==> inputs of run a <==
==> flow/design.v <==
`timescale 1ns / 1ps
module Module_of_number
#(   
    parameter W_IN = 26,
    parameter W_OUT = 27
) (
    input  wire [W_IN -1:0 ] Input_a,
    input  wire [W_IN -1:0 ] Input_b,
    output wire [W_OUT-1:0 ] Output
);
wire  sign_a ;
wire  sign_b ;    
reg   [W_IN-1:0] module_a; 
reg   [W_IN-1:0] module_b;
assign  sign_a = Input_a[W_IN-1];
assign  sign_b = Input_b[W_IN-1];
always @* begin : async_proc
    case (sign_a)
        1'b0 : module_a =  Input_a;
        1'b1 : module_a = -Input_a;
    endcase
    case (sign_b)
        1'b0 : module_b =  Input_b;
        1'b1 : module_b = -Input_b;
    endcase
end
assign Output  = module_a + module_b;
endmodule
`timescale 1ns / 1ps
module EMA_Module
#(   
    parameter BWIDTH = 13,
    parameter DWIDTH = 27,
    parameter OUTWIDTH = 48   
) (
    input  wire clk,
    input  wire rst,
    input  wire [BWIDTH-1:0     ] Filter_Coefficient,
    input  wire [DWIDTH-1:0     ] Port_Data,
    input  wire                   Valid,
    output wire                   Valid_out_ema,
    output wire [OUTWIDTH-1:0   ] Filter_Out
);
reg        [DWIDTH-1:0]   Data;
reg        [BWIDTH-1:0]   Coeff_2;
reg        [BWIDTH-1:0]   Coeff_1;
reg signed [DWIDTH-1:0]   Pread; 
reg signed [OUTWIDTH-1:0] accum;
reg signed [OUTWIDTH-1:0] c;
reg Valid_1,Valid_2,Valid_3;
wire signed [DWIDTH+6:0] accum_shift ;
wire signed [DWIDTH-1:0] accum_raunding ;
assign accum_shift    = accum[OUTWIDTH-1:14   ];  
assign accum_raunding = accum_shift[DWIDTH-1:0];  
always @(posedge clk) begin
  if (rst) begin
    Data    <= 0;
    Coeff_1 <= 0;
    Coeff_2 <= 0;
    Pread   <= 0;
    accum   <= 0;
    c       <= 0;
    Valid_1 <= 1'b0;
    Valid_2 <= 1'b0;
    Valid_3 <= 1'b0;
  end else begin
    Valid_1 <= Valid;
    if (Valid) begin
        Data    <= Port_Data;
    end
    Coeff_1 <= Filter_Coefficient;
    Valid_2 <= Valid_1;
    Pread   <= $signed({1'b0,Data})  - accum_raunding;  
    Coeff_2 <= Coeff_1;
    if (Valid_2) begin
        accum   <= $signed({{5{1'b0}},Coeff_2}) * Pread + c;
        Valid_3 <= Valid_2;
    end
    if (Valid_3) begin
        c     <= accum;
    end
  end
end
assign Filter_Out = accum;
assign Valid_out_ema  = Valid_2;
endmodule
`timescale 1ns / 1ps
module Error
#(   
    parameter BWIDTH = 13,
    parameter AWIDTH = 27,
    parameter DWIDTH = 8,
    parameter OUTWIDTH = 48   
) (
    input  wire clk,
    input  wire rst,
    input  wire [BWIDTH-1:0     ] Error_Coefficient,
    input  wire [AWIDTH-1:0     ] Port_Data_A,
    input  wire [DWIDTH-1:0     ] R_level,
    input  wire                   Valid,
    output wire                   Valid_out_error,
    output wire [OUTWIDTH-1:0   ] Error_Out
);
reg signed [AWIDTH-1:0]   Data;
reg        [BWIDTH-1:0]   Coeff_2;
reg        [BWIDTH-1:0]   Coeff_1;
reg signed [DWIDTH-1:0]   Pread;
reg        [DWIDTH-1:0]   R_trig; 
reg signed [OUTWIDTH-1:0] accum;
reg signed [OUTWIDTH-1:0] c;
reg Valid_1,Valid_2;
always @(posedge clk) begin
  if (rst) begin
	R_trig  <= 0;
	Valid_1 <= 1'b0;
	Coeff_1 <= 0;
	Data    <= 0;
	Pread   <= 0;
	Valid_2 <= 1'b0;
	Coeff_2 <= 0;
	accum   <= 0;
	c       <= 0;
  end else begin
	R_trig  <= R_level;
	Valid_1 <= Valid;
	Coeff_1 <= Error_Coefficient;
	Data    <= Port_Data_A;
    Pread   <= $signed({1'b0,R_trig})  - Data;
	Valid_2 <= Valid_1;
	Coeff_2 <= Coeff_1;
	if (Valid_2) begin
		accum <= $signed({{5{1'b0}},Coeff_2}) * Pread + c;
	end
	c <= accum;
  end
end
assign Valid_out_error = Valid_2;
assign Error_Out = accum;
endmodule
`timescale 1ns / 1ps
module Test1
    #(   
    parameter W_IN        = 16,
    parameter W_IN_MODULE = 26,
    parameter BWIDTH      = 18,
    parameter FILTERWIDTH = 13,
    parameter AWIDTH      = 30,
    parameter DWIDTH      = 27,
    parameter DFWIDTH     = 18,
    parameter RWIDTH      = 8,
    parameter RFWIDTH     = 6,
    parameter DSPWIDTH    = 48,
    parameter MULTWIDTH   = DWIDTH + W_IN ,
    parameter RZEROS      = DFWIDTH - RFWIDTH,
    parameter W_OUT       = 16
) (
    input  wire clk,
    input  wire rst,
    input  wire [W_IN -1:0  	] s_chans_dataI,
    input  wire [W_IN -1:0  	] s_chans_dataQ,
    input  wire              	  s_chans_valid,
    input  wire [FILTERWIDTH-1:0] Filter_Coefficient,
    input  wire [FILTERWIDTH-1:0] Error_Coefficient,
    input  wire [RWIDTH-1:0     ] R_level,
    output wire              	  Valid_Out,
    output wire [W_IN_MODULE-1:0] OutputI,
    output wire [W_IN_MODULE-1:0] OutputQ
);
wire        [W_IN_MODULE:0] Module_Out;  
wire signed [DSPWIDTH-1:0 ] EMA_Out ;    
wire signed [DWIDTH+6:0   ] EMA_Out_Shift;  
wire signed [DWIDTH-1:0   ] EMA_Out_Round;  
wire        [DWIDTH-1:0   ] R_with_zeros;
wire signed [DSPWIDTH-1:0 ] Error_Out ;
wire signed [DWIDTH+6:0   ] Error_Out_Shift;  
wire signed [DWIDTH-1:0   ] Error_Out_Round;  
wire valid_connection,valid_error,valid_out_error;
reg   [0:0]  Valid_1,Valid_2;
reg  signed [W_IN-1:0       ] received_Qsignal;
reg  signed [W_IN-1:0       ] received_Isignal;
reg  signed [MULTWIDTH-1:0  ] first_Qmult;
reg  signed [MULTWIDTH-1:0  ] first_Imult;
wire signed [W_IN_MODULE-1:0] first_Qmult_round ;
wire signed [W_IN_MODULE-1:0] first_Imult_round ;
wire signed [W_IN-1:0       ] Satureted_real;
wire signed [W_IN-1:0       ] Satureted_imag;
reg  signed [W_IN_MODULE-1:0] Q_out_reg;
reg  signed [W_IN_MODULE-1:0] I_out_reg;
    assign Valid_Out  = valid_out_error;
    assign OutputQ    = Q_out_reg;
    assign OutputI    = I_out_reg;
always @(posedge clk) begin
  if (rst) begin
    received_Isignal <= 0;
    received_Qsignal <= 0;
    first_Imult      <= 0;
    first_Qmult      <= 0;
    Valid_1          <= 1'b0;
    Valid_2          <= 1'b0;
    I_out_reg        <= 0;
    Q_out_reg        <= 0;
  end else begin
    if(s_chans_valid) begin
        received_Isignal <= s_chans_dataI;  
        received_Qsignal <= s_chans_dataQ;  
    end
    first_Imult <= received_Isignal * Error_Out_Round;  
    first_Qmult <= received_Qsignal * Error_Out_Round;  
    Valid_1     <= s_chans_valid;
    Valid_2     <= Valid_1;
    if (Valid_Out)begin
        I_out_reg     <= first_Imult_round;  
        Q_out_reg     <= first_Qmult_round;  
    end
  end
 end
assign EMA_Out_Shift = EMA_Out[DSPWIDTH-1:14];  
assign EMA_Out_Round = EMA_Out_Shift[DWIDTH-1:0];  
assign R_with_zeros = {R_level,{RZEROS{1'b0}}};
assign Error_Out_Shift = Error_Out[DSPWIDTH-1:10];  
assign Error_Out_Round = Error_Out_Shift[DWIDTH-1:0];  
assign first_Imult_round = first_Imult[MULTWIDTH-1:17];  
assign first_Qmult_round = first_Qmult[MULTWIDTH-1:17];  
    Module_of_number #(
        .W_IN(W_IN_MODULE),  
        .W_OUT(W_IN_MODULE+1)  
    ) inst_Module_of_number (
        .Input_a   (first_Imult_round),
        .Input_b   (first_Qmult_round),
        .Output    (Module_Out)
    );
    EMA_Module #(
        .BWIDTH(FILTERWIDTH),  
        .DWIDTH(DWIDTH),  
        .OUTWIDTH(DSPWIDTH) 
    ) inst_EMA_Module (
        .clk  (clk),
        .rst  (rst),
        .Filter_Coefficient (Filter_Coefficient),
        .Port_Data (Module_Out) ,
        .Valid (Valid_2),
        .Valid_out_ema (valid_error),
        .Filter_Out (EMA_Out)
    );
    Error #(
        .BWIDTH(FILTERWIDTH),
        .AWIDTH(DWIDTH),
        .DWIDTH(DWIDTH),
        .OUTWIDTH(DSPWIDTH)
    ) inst_Error (
        .clk               (clk),
        .rst               (rst),
        .Error_Coefficient (Error_Coefficient),
        .Port_Data_A       (EMA_Out_Round),
        .R_level           (R_with_zeros),
        .Valid             (valid_error),
        .Valid_out_error   (valid_out_error),
        .Error_Out         (Error_Out)
    );
endmodule
==> flow/run.sh <==
#!/bin/bash
# the make line also repeats each setting of config.mk as NAME=value (left out here)
make -C /OpenROAD-flow-scripts/flow DESIGN_CONFIG=/design/flow/config.mk WORK_HOME=/design/flow/orfs CLKGATE_MAP_FILE= finish
==> flow/config.mk <==
export PLATFORM = sky130hd
export DESIGN_NAME = Test1
export DESIGN_NICKNAME = Test1
export VERILOG_FILES = /design/flow/design.v
export SDC_FILE = /design/flow/constraint.sdc
export NUM_CORES = 4
export LEC_CHECK = 0
export CAP_MARGIN = 20
export CELL_PAD_IN_SITES_GLOBAL_PLACEMENT = 1
export CORE_MARGIN = 2
export CORE_UTILIZATION = 40
export CTS_CLUSTER_SIZE = 47
export GPL_ROUTABILITY_DRIVEN = 0
export MAX_ROUTING_LAYER = met4
export MIN_ROUTING_LAYER = met2
export SETUP_SLACK_MARGIN = -0.23
export SLEW_MARGIN = 20
export TNS_END_PERCENT = 10
==> flow/constraint.sdc <==
create_clock -name core_clock -period 5.25 [get_ports {clk}]
set_input_delay 1.0500 -clock core_clock [delete_from_list [all_inputs] [get_ports {clk}]]
set_output_delay 1.0500 -clock core_clock [all_outputs]
set_load 0.01 [all_outputs]
==> run b: changes against run a <==
Settings changed: ABC_AREA set to 1, CAP_MARGIN 20 to 40, CELL_PAD_IN_SITES_GLOBAL_PLACEMENT 1 to unset, CORE_MARGIN 2 to 3, CORE_UTILIZATION 40 to 18, CTS_CLUSTER_DIAMETER set to 100, CTS_CLUSTER_SIZE 47 to 26, GPL_ROUTABILITY_DRIVEN 0 to 1, MAX_ROUTING_LAYER met4 to met5, PLACE_DENSITY_LB_ADDON set to 0.06, SETUP_SLACK_MARGIN -0.23 to unset, TNS_END_PERCENT 10 to 100.
==> flow/constraint.sdc (replaced) <==
create_clock -name core_clock -period 7.54 [get_ports {clk}]
set_input_delay 1.5080 -clock core_clock [delete_from_list [all_inputs] [get_ports {clk}]]
set_output_delay 1.5080 -clock core_clock [all_outputs]
set_load 0.01 [all_outputs]
==> run c: changes against run a <==
Settings changed: CELL_PAD_IN_SITES_GLOBAL_PLACEMENT 1 to unset, CTS_CLUSTER_SIZE 47 to unset, GPL_ROUTABILITY_DRIVEN 0 to unset, MAX_ROUTING_LAYER met4 to unset, MIN_ROUTING_LAYER met2 to unset, SETUP_SLACK_MARGIN -0.23 to unset, TNS_END_PERCENT 10 to unset.
==> flow/constraint.sdc (replaced) <==
create_clock -name core_clock -period 9.42 [get_ports {clk}]
set_input_delay 1.8840 -clock core_clock [delete_from_list [all_inputs] [get_ports {clk}]]
set_output_delay 1.8840 -clock core_clock [all_outputs]
set_load 0.01 [all_outputs]
==> run d: changes against run a <==
Settings changed: CELL_PAD_IN_SITES_GLOBAL_PLACEMENT 1 to unset, CORE_UTILIZATION 40 to 72, CTS_CLUSTER_SIZE 47 to unset, GPL_ROUTABILITY_DRIVEN 0 to unset, MAX_ROUTING_LAYER met4 to unset, MIN_ROUTING_LAYER met2 to unset, PLACE_DENSITY set to 0.66, SETUP_SLACK_MARGIN -0.23 to 0.88, TNS_END_PERCENT 10 to unset.
==> flow/constraint.sdc (replaced) <==
create_clock -name core_clock -period 7.51 [get_ports {clk}]
set_input_delay 1.5020 -clock core_clock [delete_from_list [all_inputs] [get_ports {clk}]]
set_output_delay 1.5020 -clock core_clock [all_outputs]
set_load 0.01 [all_outputs]
==> results <==
item	run c	run d	run a	run b
Result of the run	finished clean	complete, but fails checks	complete, but fails checks	finished clean
Layout check failures	-	negative setup slack	negative setup slack	-
RR Startpoint	inst_Error.Coeff_2[2]$_SDFF_PP0_	inst_Error.Pread[7]$_SDFF_PP0_	inst_Error.Coeff_2[4]$_SDFF_PP0_	inst_EMA_Module.Coeff_2[8]$_SDFF_PP0_
Gate count of the mapped netlist	8258	8258	8258	11.0k
Met2 layer usage reported by global route	37.0%	66.6%	42.7%	29.9%
Start point of the worst min-delay path	inst_EMA_Module.Coeff_1[0]$_SDFF_PP0_	inst_Error.Coeff_1[9]$_SDFF_PP0_	inst_EMA_Module.Coeff_1[6]$_SDFF_PP0_	inst_Error.Coeff_1[3]$_SDFF_PP0_
Buffering stage count on the worst path with inverters included	5	7	6	11
Switching Fraction	39.2%	40.5%	39.2%	47.0%
Non-clock buffers, area share	2.62%	9.34%	12.5%	10.1%
WHS	0.429 ns	0.432 ns	0.403 ns	0.386 ns
Netlist Area Pre-Place	74300 um2	74300 um2	74300 um2	81300 um2
Sequential fraction of the synthesis area	12.6%	12.6%	12.6%	11.5%
Total power of the final layout	8.34 mW	11.3 mW	17.2 mW	13.3 mW
Mean routed wirelength per cell	18.5 um	20.6 um	18.7 um	21.5 um
Relative contribution of sequential cells to total power	28.8%	25.3%	23.5%	20.8%
Number of H-tree branching levels	3	2	3	2
Clock buffer count	84	66	92	57
No activity file was given, so power comes from the tool's default toggle rates.
